// hopselection
module hopselection(
clk_6M, rstz, p_033us,
regi_isMaster,
ps_pagerespTO,
fk_page,
scancase,
m_half_tslot_p,
connsnewslave, connsnewmaster,
txbit_period, rxbit_period,
fkset_p,   
psackfhs, pagetxfhs, pagetmp, pagerxackfhs ,
corre_threshold,
psrxfhs_succ_p,
psrxfhs,
pstxid,
m_tslot_p, ms_tslot_p,
ps_N_incr_p,
pageAB_2Npage_count, 
Atrain,
regi_interlace_offset, regi_page_k_nudge,
regi_AFH_mode,
regi_AFH_N, regi_AFH_channel_map,
ps, gips, is, giis, page, inquiry, mpr, spr, ir, conns,
prs_clock_frozen, prm_clock_frozen,
CLK, CLKE, CLKN, BD_ADDR,
counter_isFHS,
fk,
fk_chg_p, fk_chg_p_ff,
fk_pstxid
);
Settings: LEC_CHECK=0, ABC_AREA=1, CAP_MARGIN=20, CORE_MARGIN=2, CORE_UTILIZATION=68, CTS_CLUSTER_DIAMETER=232, CTS_CLUSTER_SIZE=37, HOLD_SLACK_MARGIN=0.3, MAX_ROUTING_LAYER=met4, SETUP_SLACK_MARGIN=0.04, SLEW_MARGIN=20; clock period 15.1 ns.
run.sh (not shown) runs the stock make flow with config.mk's settings and CLKGATE_MAP_FILE=.
The starting point finished with setup timing left.
Then changed:
ABC_AREA = default   (was 1)
HOLD_SLACK_MARGIN = default   (was 0.3)
SETUP_SLACK_MARGIN = default   (was 0.04)
The new run reached the layout checks and failed them: setup timing.
Synthesized cell count falls by 22%.
Critical path depth rises by 1.
Count of clock-buffer cells in the layout stays the same.
Combinational power rises by 11%.
Routed wire length rises by 5.7%.
Die area rises by 1.8%.
Design area rises by 2.7%.
Then changed:
CORE_UTILIZATION = 69   (was 68)
CTS_CLUSTER_DIAMETER = default   (was 232)
CTS_CLUSTER_SIZE = 14   (was 37)
MAX_ROUTING_LAYER = default   (was met4)
clock period = 13.9 ns   (was 15.1 ns; I/O delays follow)
The new run never finished: it broke off in global routing (5_1_grt).
Synthesized area stays the same.
Die size fell by 1.4%.
Synthesized cell count is unchanged.
Then changed:
ABC_AREA = 1   (was default)
CTS_CLUSTER_DIAMETER = 260   (was default)
CTS_CLUSTER_SIZE = 98   (was 14)
PLACE_DENSITY = 0.37   (was default)
clock period = 14.7 ns   (was 13.9 ns; I/O delays follow)
The new run never finished: it broke off in global routing (5_1_grt).
Synthesized area drops by 1.8%.
Die size drops by 1.8%.
Synthesized cell count climbs by 28%.
Then changed:
CORE_UTILIZATION = 66   (was 69)
CTS_CLUSTER_DIAMETER = 226   (was 260)
CTS_CLUSTER_SIZE = default   (was 98)
HOLD_SLACK_MARGIN = 0.28   (was default)
PLACE_DENSITY = default   (was 0.37)
clock period = 12.8 ns   (was 14.7 ns; I/O delays follow)
What happened:
- Now the flow produced a layout that fails on setup timing
- synthesized cell count does not change
- die area climbs by a few percent
- synthesized area does not change
Then changed:
CORE_UTILIZATION = 62   (was 66)
CTS_CLUSTER_DIAMETER = default   (was 226)
CTS_CLUSTER_SIZE = 98   (was default)
HOLD_SLACK_MARGIN = default   (was 0.28)
PLACE_DENSITY = 0.6   (was default)
clock period = 30.4 ns   (was 12.8 ns; I/O delays follow)
=> The new run completed without violations. Via count shrinks by 21%. Die size increases by 6.3%. Final cell count drops by 8.4%. Power is lower by 69%. Non-clock buffer count drops by 330. Sequential share of layout area increases by 2.8 points. Synthesized area stays the same. Worst setup slack gains 8.6 ns.

* * *

hopselection again, from the RTL that the note above started with.
clock: 13.9 ns
lec_check: 0
cap_margin: 40
core_margin: 2
core_utilization: 70
cts_cluster_diameter: 57
cts_cluster_size: 14
setup_slack_margin: 3.71
slew_margin: 20
The first run never finished: it broke off in global routing (5_1_grt), error GRT-0116.
Then changed:
- CAP_MARGIN: 40 -> 20
- CORE_UTILIZATION: 70 -> 12
- CTS_CLUSTER_DIAMETER: 57 -> default
- CTS_CLUSTER_SIZE: 14 -> default
- PLACE_DENSITY: default -> 0.6
- SETUP_SLACK_MARGIN: 3.71 -> default
- clock period: 13.9 -> 30.4 ns (I/O delays scaled with it)
Now the flow completed with no timing, DRC or antenna violations.
Die size came out higher to 5.7 times its value.
Synthesized cell count stays the same.
Area after synthesis stays the same.
Then changed:
- CORE_UTILIZATION: 12 -> 65
- CTS_CLUSTER_DIAMETER: default -> 234
- MAX_ROUTING_LAYER: default -> met4
- TNS_END_PERCENT: default -> 5
- clock period: 30.4 -> 16.3 ns (I/O delays scaled with it)
What happened:
- This time the run produced a layout that fails on negative setup slack
- final cell count went down by 33%
- utilization increases by 71 points
- global-route usage rose by 32 points
- worst setup slack degrades by 6.2 ns
- final area increases by 2.5%
Then changed:
- CORE_UTILIZATION: 65 -> 43
- CTS_CLUSTER_DIAMETER: 234 -> default
- MAX_ROUTING_LAYER: met4 -> default
- TNS_END_PERCENT: 5 -> default
- clock period: 16.3 -> 23.1 ns (I/O delays scaled with it)
Effect: The new run produced a clean layout; synthesized cell count is unchanged; core utilization went down by 35 points; total power goes down by about 47%; wire length drops by about 17%; sequential power came out lower by 30%; sequential cell count stays the same; count of clock-buffer cells in the layout drops by 1.
Then changed:
- CORE_UTILIZATION: 43 -> 18
- GPL_ROUTABILITY_DRIVEN: default -> 0
- TNS_END_PERCENT: default -> 55
- clock period: 23.1 -> 25.0 ns (I/O delays scaled with it)
Result: Non-clock buffer count goes up by 2; routed wire length goes up by 7.3%; clock power goes down by about 4%; critical path depth goes up by 5; synthesized cell count stays the same; total power goes down by 5.3%; count of clock-buffer cells in the layout goes down by 1.

* * *

hopselection again, from the RTL that the note above started with.
## hopselection
module hopselection(
clk_6M, rstz, p_033us,
regi_isMaster,
ps_pagerespTO,
fk_page,
scancase,
m_half_tslot_p,
connsnewslave, connsnewmaster,
txbit_period, rxbit_period,
fkset_p,   
psackfhs, pagetxfhs, pagetmp, pagerxackfhs ,
corre_threshold,
psrxfhs_succ_p,
psrxfhs,
pstxid,
m_tslot_p, ms_tslot_p,
ps_N_incr_p,
pageAB_2Npage_count, 
Atrain,
regi_interlace_offset, regi_page_k_nudge,
regi_AFH_mode,
regi_AFH_N, regi_AFH_channel_map,
ps, gips, is, giis, page, inquiry, mpr, spr, ir, conns,
prs_clock_frozen, prm_clock_frozen,
CLK, CLKE, CLKN, BD_ADDR,
counter_isFHS,
fk,
fk_chg_p, fk_chg_p_ff,
fk_pstxid
);
clock: 25.0 ns
lec_check: 0
abc_area: 1
cap_margin: 25
core_margin: 2
core_utilization: 18
gpl_routability_driven: 1
hold_slack_margin: 0.19
place_density: 0.6
slew_margin: 25
tns_end_percent: 100
Edit:
- ABC_AREA: 1 -> default
- CAP_MARGIN: 25 -> 20
- CORE_UTILIZATION: 18 -> 45
- CTS_CLUSTER_DIAMETER: default -> 328
- CTS_CLUSTER_SIZE: default -> 100
- GPL_ROUTABILITY_DRIVEN: 1 -> default
- HOLD_SLACK_MARGIN: 0.19 -> default
- PLACE_DENSITY: 0.6 -> default
- PLACE_DENSITY_LB_ADDON: default -> 0.3
- SETUP_SLACK_MARGIN: default -> -1.11
- SLEW_MARGIN: 25 -> 20
- TNS_END_PERCENT: 100 -> default
The new run went through all stages and came out clean.
Sequential share of layout area rises by 0.64 points.
Wire length falls by about a fifth.
Die size falls by well over a third.
Via count falls by roughly a tenth.
Critical path depth falls by 5.
Hold slack improves by 0.013 ns.
Edit:
- CELL_PAD_IN_SITES_GLOBAL_PLACEMENT: default -> 3
- CORE_ASPECT_RATIO: default -> 0.5
- CORE_MARGIN: 2 -> 9
- CORE_UTILIZATION: 45 -> 40
- CTS_CLUSTER_DIAMETER: 328 -> 270
- CTS_CLUSTER_SIZE: 100 -> 45
- SETUP_SLACK_MARGIN: -1.11 -> -1.01
- TNS_END_PERCENT: default -> 15
After rerunning:
- The changed run completed without violations
- non-clock buffer count went up by 4
- area after synthesis does not change
- synthesized cell count stays the same
- final cell count went up by 2.2%
- core utilization went down by 5.1 points
- die size went up by 29%
- worst setup slack got worse by 0.47 ns
- combinational power stays flat
- power is about the same
Power is estimated from default activity; no workload was simulated.
